## build 31
==> flow/design.v (excerpt) <==
module top_module (
    input clk,
    input rst,
    output [18:0] imem_addr,               
    input  [18:0] imem_rdata,              
    output [8:0]  dmem_addr,               
    input  [18:0] dmem_rdata,              
    output [18:0] dmem_wdata,              
    output        dmem_we,                 
    output        halt                     
);
make LEC_CHECK=0 ABC_AREA=1 CAP_MARGIN=20 CORE_MARGIN=2 CORE_UTILIZATION=72 CTS_CLUSTER_DIAMETER=396 CTS_CLUSTER_SIZE=99 PLACE_DENSITY_LB_ADDON=0.02 SETUP_SLACK_MARGIN=2.44 SLEW_MARGIN=20 finish   # period 8.87 ns
run.sh (not shown) runs the stock make flow with config.mk's settings and CLKGATE_MAP_FILE=.
Status: build 31 FAILED at 5_1_grt (tool error)
--- input diff build 31..build 88 ---
# build 31
export LEC_CHECK = 0
export ABC_AREA = 1
export CAP_MARGIN = 20
export CORE_MARGIN = 2
export CORE_UTILIZATION = 72
export CTS_CLUSTER_DIAMETER = 396
export CTS_CLUSTER_SIZE = 99
export PLACE_DENSITY_LB_ADDON = 0.02
export SETUP_SLACK_MARGIN = 2.44
export SLEW_MARGIN = 20
create_clock -name core_clock -period 8.87 [get_ports {clk}]
# build 88
export LEC_CHECK = 0
export ABC_AREA = 1
export CAP_MARGIN = 20
export CORE_MARGIN = 2
export CORE_UTILIZATION = 72
export CTS_CLUSTER_DIAMETER = 396
export CTS_CLUSTER_SIZE = 10
export PLACE_DENSITY_LB_ADDON = 0.12
export SETUP_SLACK_MARGIN = 2.44
export SLEW_MARGIN = 40
create_clock -name core_clock -period 8.87 [get_ports {clk}]
### Flow results
- From build 31 to build 88 the numbers moved as follows: placed wire-length estimate after detailed placement climbed 10%, yosys synthesis chip area did not really move, minimum setup slack after placement decreased by 0.96 ns relative to the old numbers.
- From build 31 to build 88 the numbers moved as follows: final estimated routing congestion in global placement went up by 0.030; synthesized cell count was more or less identical; post-synthesis instance area was more or less identical; count of flip-flops with a built-in enable after synthesis was more or less identical.
- Stage in which a tool error killed build 88: 4_1_cts.
Input-level comparison between build 55 and build 88:
# build 88
export LEC_CHECK = 0
export ABC_AREA = 1
export CAP_MARGIN = 20
export CORE_MARGIN = 2
export CORE_UTILIZATION = 72
export CTS_CLUSTER_DIAMETER = 396
export CTS_CLUSTER_SIZE = 10
export PLACE_DENSITY_LB_ADDON = 0.12
export SETUP_SLACK_MARGIN = 2.44
export SLEW_MARGIN = 40
create_clock -name core_clock -period 8.87 [get_ports {clk}]
# build 55
export LEC_CHECK = 0
export CAP_MARGIN = 20
export CORE_MARGIN = 2
export CORE_UTILIZATION = 40
export SLEW_MARGIN = 20
create_clock -name core_clock -period 38.0 [get_ports {clk}]
Results
Build 55 finished end to end and its layout was clean on timing, DRC and antenna. Die: build 55 bigger than build 88. Measured against each other, build 55 and build 88 differ in cell count after placement, the higher figure coming from build 88. The placed wire-length estimate in build 88 is 1.16 times that in build 55.
Relative to build 55, the following input files were edited for build 80:
# build 55
export LEC_CHECK = 0
export CAP_MARGIN = 20
export CORE_MARGIN = 2
export CORE_UTILIZATION = 40
export SLEW_MARGIN = 20
create_clock -name core_clock -period 38.0 [get_ports {clk}]
# build 80
export LEC_CHECK = 0
export CAP_MARGIN = 20
export CORE_MARGIN = 2
export CORE_UTILIZATION = 59
export SLEW_MARGIN = 20
export TNS_END_PERCENT = 5
create_clock -name core_clock -period 36.1 [get_ports {clk}]
Results
- Of build 80 and build 55, only build 80 fails to finish with a clean layout.
- Nothing crashed in build 80 and all stages finished; the problem is that the final layout failed, the offending checks being negative setup slack.
- Between build 55 and build 80, the flow reports die outline height decreasing by more than 10%.
- Looking at clock buffer count in the final layout, build 80 sits 2.0% below build 55.
- Build 80 vs build 55, highest-delay cell along the critical path: sky130_fd_sc_hd__or4_1 vs sky130_fd_sc_hd__or4_4
- Non-clock buffering overhead in the final layout on build 80 is up relative to build 55.
- Measured against each other, build 80 and build 55 differ in number of global-route vias before repair, the higher figure coming from build 80.
- Delta(global-route wire length before repair, build 80 - build 55) < 0

========
Starting RTL as in the previous note.
export LEC_CHECK = 0
export ABC_AREA = 0
export CAP_MARGIN = 20
export CELL_PAD_IN_SITES_DETAIL_PLACEMENT = 1
export CELL_PAD_IN_SITES_GLOBAL_PLACEMENT = 2
export CORE_ASPECT_RATIO = 0.81
export CORE_MARGIN = 2
export CORE_UTILIZATION = 17
export CTS_CLUSTER_SIZE = 96
export GPL_ROUTABILITY_DRIVEN = 1
export GPL_TIMING_DRIVEN = 0
export HOLD_SLACK_MARGIN = 0.17
export MAX_ROUTING_LAYER = met4
export MIN_ROUTING_LAYER = met2
export PLACE_DENSITY_LB_ADDON = 0.0
export SLEW_MARGIN = 35
create_clock -name core_clock -period 60.5 [get_ports {clk}]
The first run finished clean.
Next try:
Settings changed: ABC_AREA 0 to not set, CELL_PAD_IN_SITES_DETAIL_PLACEMENT 1 to not set, CELL_PAD_IN_SITES_GLOBAL_PLACEMENT 2 to not set, CORE_ASPECT_RATIO 0.81 to not set, CORE_UTILIZATION 17 to 40, CTS_CLUSTER_SIZE 96 to not set, GPL_ROUTABILITY_DRIVEN 1 to not set, GPL_TIMING_DRIVEN 0 to not set, HOLD_SLACK_MARGIN 0.17 to not set, MAX_ROUTING_LAYER met4 to not set, MIN_ROUTING_LAYER met2 to not set, PLACE_DENSITY_LB_ADDON 0.0 to not set, SLEW_MARGIN 35 to 20.
Clock period 60.5 ns to 38.5 ns, I/O delays scaled along.
Effect: Cell area is lower by 3.2%; via count goes down by 30%; utilization rose by 27 points; synthesized cell count is unchanged; critical path depth falls by 2; area after synthesis is unchanged; clock-buffer cell count shrinks by 13.
Next try:
Settings changed: CELL_PAD_IN_SITES_GLOBAL_PLACEMENT set to 2, CORE_MARGIN 2 to 3, CORE_UTILIZATION 40 to 53, CTS_CLUSTER_DIAMETER set to 370, CTS_CLUSTER_SIZE set to 84, GPL_TIMING_DRIVEN set to 0, HOLD_SLACK_MARGIN set to -0.02, MAX_ROUTING_LAYER set to met4, MIN_ROUTING_LAYER set to met2, PLACE_DENSITY set to 0.71, SLEW_MARGIN 20 to 40.
Outcome: The changed run never finished: it broke off in global placement; die area decreases by 23%; area after synthesis does not change; synthesized cell count is unchanged.
Next try:
Settings changed: CELL_PAD_IN_SITES_GLOBAL_PLACEMENT 2 to not set, CORE_MARGIN 3 to 2, CTS_CLUSTER_DIAMETER 370 to not set, CTS_CLUSTER_SIZE 84 to not set, GPL_TIMING_DRIVEN 0 to not set, HOLD_SLACK_MARGIN -0.02 to not set, MAX_ROUTING_LAYER met4 to not set, MIN_ROUTING_LAYER met2 to not set, PLACE_DENSITY 0.71 to not set, SLEW_MARGIN 40 to 20.
Clock period 38.5 ns to 16.5 ns, I/O delays scaled along.
=>
- This time the run finished but failed the layout checks on negative setup slack
- die size falls by 1.4%
- synthesized cell count is unchanged
- synthesized area is unchanged

========
lane 1:
top_module again, from the RTL that the note above started with.
==> flow/design.v (excerpt) <==
module top_module (
    input clk,
    input rst,
    output [18:0] imem_addr,               
    input  [18:0] imem_rdata,              
    output [8:0]  dmem_addr,               
    input  [18:0] dmem_rdata,              
    output [18:0] dmem_wdata,              
    output        dmem_we,                 
    output        halt                     
);
    wire [4:0] opcode;
    wire [3:0] rs1, rs2, rd;
    wire [13:0] addr_imm;
    wire [5:0] branch_offset;
    wire [4:0] alu_opcode;
    wire [1:0] pc_sel;
    wire [18:0] reg_data1, reg_data2;
    wire [37:0] alu_result;
    wire mem_read, mem_write, reg_write, load_IR, pc_enable;
    wire [18:0] pc_value;
    wire [18:0] target_addr;
    reg [18:0] mem_read_data;
    always @(posedge clk) begin
        if (mem_read)
            mem_read_data <= dmem_rdata;
    end
    wire is_load = (opcode == 5'b01010);
    wire [3:0]  wb_reg  = is_load ? rs2 : rd;
    wire [18:0] wb_data = is_load ? mem_read_data : alu_result[18:0];
    wire [18:0] ea      = reg_data1 + {5'd0, addr_imm};
    assign imem_addr  = pc_value;
    assign dmem_addr  = ea[8:0];
    assign dmem_wdata = reg_data2;
    assign dmem_we    = mem_write;
    assign target_addr = (pc_sel == 2'b01) ? (pc_value + {{13{branch_offset[5]}}, branch_offset}) : {5'd0, addr_imm};
    program_counter PC (
        .clk(clk),
        .rst(rst),
  ...
Settings: LEC_CHECK=0, ABC_AREA=1, CAP_MARGIN=5, CORE_MARGIN=2, CORE_UTILIZATION=72, CTS_CLUSTER_DIAMETER=352, CTS_CLUSTER_SIZE=96, PLACE_DENSITY=0.4, SETUP_SLACK_MARGIN=-1.82, SLEW_MARGIN=20, TNS_END_PERCENT=10; clock period 21.1 ns.
Lane 1: aborted in global routing (tool error)
Relative to lane 1, the following input files were edited for lane 2:
- removing PLACE_DENSITY (formerly 0.4)
- changing CAP_MARGIN from 5 to 20
- removing SETUP_SLACK_MARGIN (formerly -1.82)
- removing ABC_AREA (formerly 1)
- removing CTS_CLUSTER_SIZE (formerly 96)
- removing TNS_END_PERCENT (formerly 10)
- removing CTS_CLUSTER_DIAMETER (formerly 352)
- changing CORE_UTILIZATION from 72 to 38
- changing the clock period (ns, I/O delays scaled along) from 21.1 to 38.0
The number of buffers inserted during clock tree synthesis of lane 2 is higher than that of lane 1.
[lane 2] final weighted congestion of routability-driven global placement fell 0.13 relative to lane 1
Synthesized chip area reported by yosys, lane 1 and lane 2: smaller value in lane 1
In summary, lane 2 completed successfully, with a layout that passed the timing, DRC and antenna checks.
### lane 2 -> lane 3
- CORE_UTILIZATION now 15, was 38
- the clock period (ns, I/O delays scaled along) now 47.2, was 38.0
### Flow results
- Lane 3 against lane 2: global-route usage decreased 20 points; number of gates on the worst path with buffers counted decreased 3.
- Post-place setup slack ends up higher on lane 3.
- Comparing lane 2 against lane 3, there is no change at all in number of flip-flops and latches.
- Setup slack of the critical path after layout: lane 3 > lane 2
